==> build 86 <==
Design my_chip, start of the top module:
module my_chip (
    input logic [11:0] io_in,  
    output logic [11:0] io_out,  
    input logic clock,
    input logic reset  
);
==> flow/config.mk <==
export PLATFORM = sky130hd
export DESIGN_NAME = my_chip
export DESIGN_NICKNAME = my_chip
export VERILOG_FILES = /design/flow/design.v
export SDC_FILE = /design/flow/constraint.sdc
export NUM_CORES = 4
export LEC_CHECK = 0
export ABC_AREA = 0
export CAP_MARGIN = 20
export CELL_PAD_IN_SITES_DETAIL_PLACEMENT = 0
export CORE_ASPECT_RATIO = 0.91
export CORE_MARGIN = 2
export CORE_UTILIZATION = 58
export MAX_ROUTING_LAYER = met4
export PLACE_DENSITY = 0.51
export SETUP_SLACK_MARGIN = -0.33
export SLEW_MARGIN = 20
export TNS_END_PERCENT = 45
==> flow/constraint.sdc <==
create_clock -name core_clock -period 5.98 [get_ports {clock}]
set_input_delay 1.1960 -clock core_clock [delete_from_list [all_inputs] [get_ports {clock}]]
set_output_delay 1.1960 -clock core_clock [all_outputs]
set_load 0.01 [all_outputs]
run.sh (not shown) runs the stock make flow with config.mk's settings and CLKGATE_MAP_FILE=.
==> build 40 (differences from build 86) <==
- CORE_UTILIZATION: 58 -> 56
- PLACE_DENSITY: 0.51 -> 0.5
- SETUP_SLACK_MARGIN: -0.33 -> 1.28
==> flow/constraint.sdc (replaced) <==
create_clock -name core_clock -period 4.61 [get_ports {clock}]
set_input_delay 0.9220 -clock core_clock [delete_from_list [all_inputs] [get_ports {clock}]]
set_output_delay 0.9220 -clock core_clock [all_outputs]
set_load 0.01 [all_outputs]
==> build 22 (differences from build 86) <==
- ABC_AREA: 0 -> 1
- CELL_PAD_IN_SITES_DETAIL_PLACEMENT: 0 -> unset
- CORE_ASPECT_RATIO: 0.91 -> unset
- CORE_UTILIZATION: 58 -> 67
- CTS_CLUSTER_SIZE: unset -> 96
- MAX_ROUTING_LAYER: met4 -> unset
- PLACE_DENSITY: 0.51 -> unset
- SETUP_SLACK_MARGIN: -0.33 -> unset
- TNS_END_PERCENT: 45 -> unset
==> flow/constraint.sdc (replaced) <==
create_clock -name core_clock -period 15.3 [get_ports {clock}]
set_input_delay 3.0600 -clock core_clock [delete_from_list [all_inputs] [get_ports {clock}]]
set_output_delay 3.0600 -clock core_clock [all_outputs]
set_load 0.01 [all_outputs]
==> flow_metrics.tcl <==
# place-and-route summary
set metrics [dict create \
    status "timing/DRC/antenna clean" \
    met3_usage 0.04606 \
    synth_cells 1342 \
    top_cell "nand2_1" \
    powerDensity_nw_per_um2 79.80 \
    synth.cellmix.simpleShare 0.2735 \
    chipHeight_um 127.6 \
    met2WireLength_um 10870 \
    crit_slowest_cell "buf_4" \
]
Source of the figures above: build 22

==> flow_metrics.tcl <==
# place-and-route summary
set metrics [dict create \
    synth_cells 1025 \
    status "timing/DRC/antenna clean" \
    chipHeight_um 128.4 \
    met2WireLength_um 9959 \
    leakage_nw 4.821 \
    synth-edff-count 0 \
    dp_slack_ns 0.4335 \
    top_cell "dfrtp_1" \
    nClkBuffers 18 \
    initial_core_util 0.5718 \
    crit_slowest_cell "dfstp_2" \
    postSynthAreaPerCell_um2 9.298 \
    ys_sh_adder 0.1137 \
    synth.cellmix.simpleShare 0.1994 \
]
Source of the figures above: build 40

==> flow_metrics.tcl <==
# place-and-route summary
set metrics [dict create \
    chipHeight_um 126.3 \
    synth-edff-count 0 \
    status "timing/DRC/antenna clean" \
    powerDensity_nw_per_um2 212.6 \
    crit_slowest_cell "dfstp_2" \
    met2WireLength_um 8877 \
    synth_cells 1025 \
    top_cell "dfrtp_1" \
]
Source of the figures above: build 86



==> zinc <==
Starting RTL as in the previous note.
export LEC_CHECK = 0
export ABC_AREA = 1
export CAP_MARGIN = 20
export CORE_MARGIN = 2
export CORE_UTILIZATION = 72
export CTS_CLUSTER_DIAMETER = 27
export CTS_CLUSTER_SIZE = 72
export PLACE_DENSITY_LB_ADDON = 0.28
export SLEW_MARGIN = 40
create_clock -name core_clock -period 3.13 [get_ports {clock}]
==> inputs of maple, as changes to zinc <==
Settings changed: CELL_PAD_IN_SITES_DETAIL_PLACEMENT set to 0, CTS_CLUSTER_SIZE 72 to 50, MAX_ROUTING_LAYER set to met4, PLACE_DENSITY set to 0.38, PLACE_DENSITY_LB_ADDON 0.28 to unset, SETUP_SLACK_MARGIN set to 0.46, SLEW_MARGIN 40 to 20, TNS_END_PERCENT set to 100.
==> flow/constraint.sdc (replaced) <==
create_clock -name core_clock -period 3.73 [get_ports {clock}]
set_input_delay 0.7460 -clock core_clock [delete_from_list [all_inputs] [get_ports {clock}]]
set_output_delay 0.7460 -clock core_clock [all_outputs]
set_load 0.01 [all_outputs]
==> inputs of nickel, as changes to zinc <==
Settings changed: ABC_AREA 1 to unset, CAP_MARGIN 20 to 5, CTS_CLUSTER_DIAMETER 27 to 130, CTS_CLUSTER_SIZE 72 to unset, PLACE_DENSITY set to 0.65, PLACE_DENSITY_LB_ADDON 0.28 to unset, SLEW_MARGIN 40 to 20.
==> flow/constraint.sdc (replaced) <==
create_clock -name core_clock -period 6.51 [get_ports {clock}]
set_input_delay 1.3020 -clock core_clock [delete_from_list [all_inputs] [get_ports {clock}]]
set_output_delay 1.3020 -clock core_clock [all_outputs]
set_load 0.01 [all_outputs]
==> notes <==
Of zinc and maple, zinc has the higher count of clock-buffer cells in the layout (gap 2). In zinc the sequential power is larger than in nickel, by about 110%. The highest total power belongs to zinc, the lowest to nickel. zinc completed, yet does not pass: negative setup slack. nickel passed the timing, design-rule and antenna checks. maple finished with timing, DRC and antenna clean. Flip-flop count is the same in zinc and nickel. Of maple and nickel, maple has the higher via count (gap about 23%, measured against nickel). Die area is the same in maple and zinc. Core utilization: zinc > maple > nickel. Worst setup slack: nickel is better than zinc (2.2 ns).
Power and IR drop assume default switching activity.
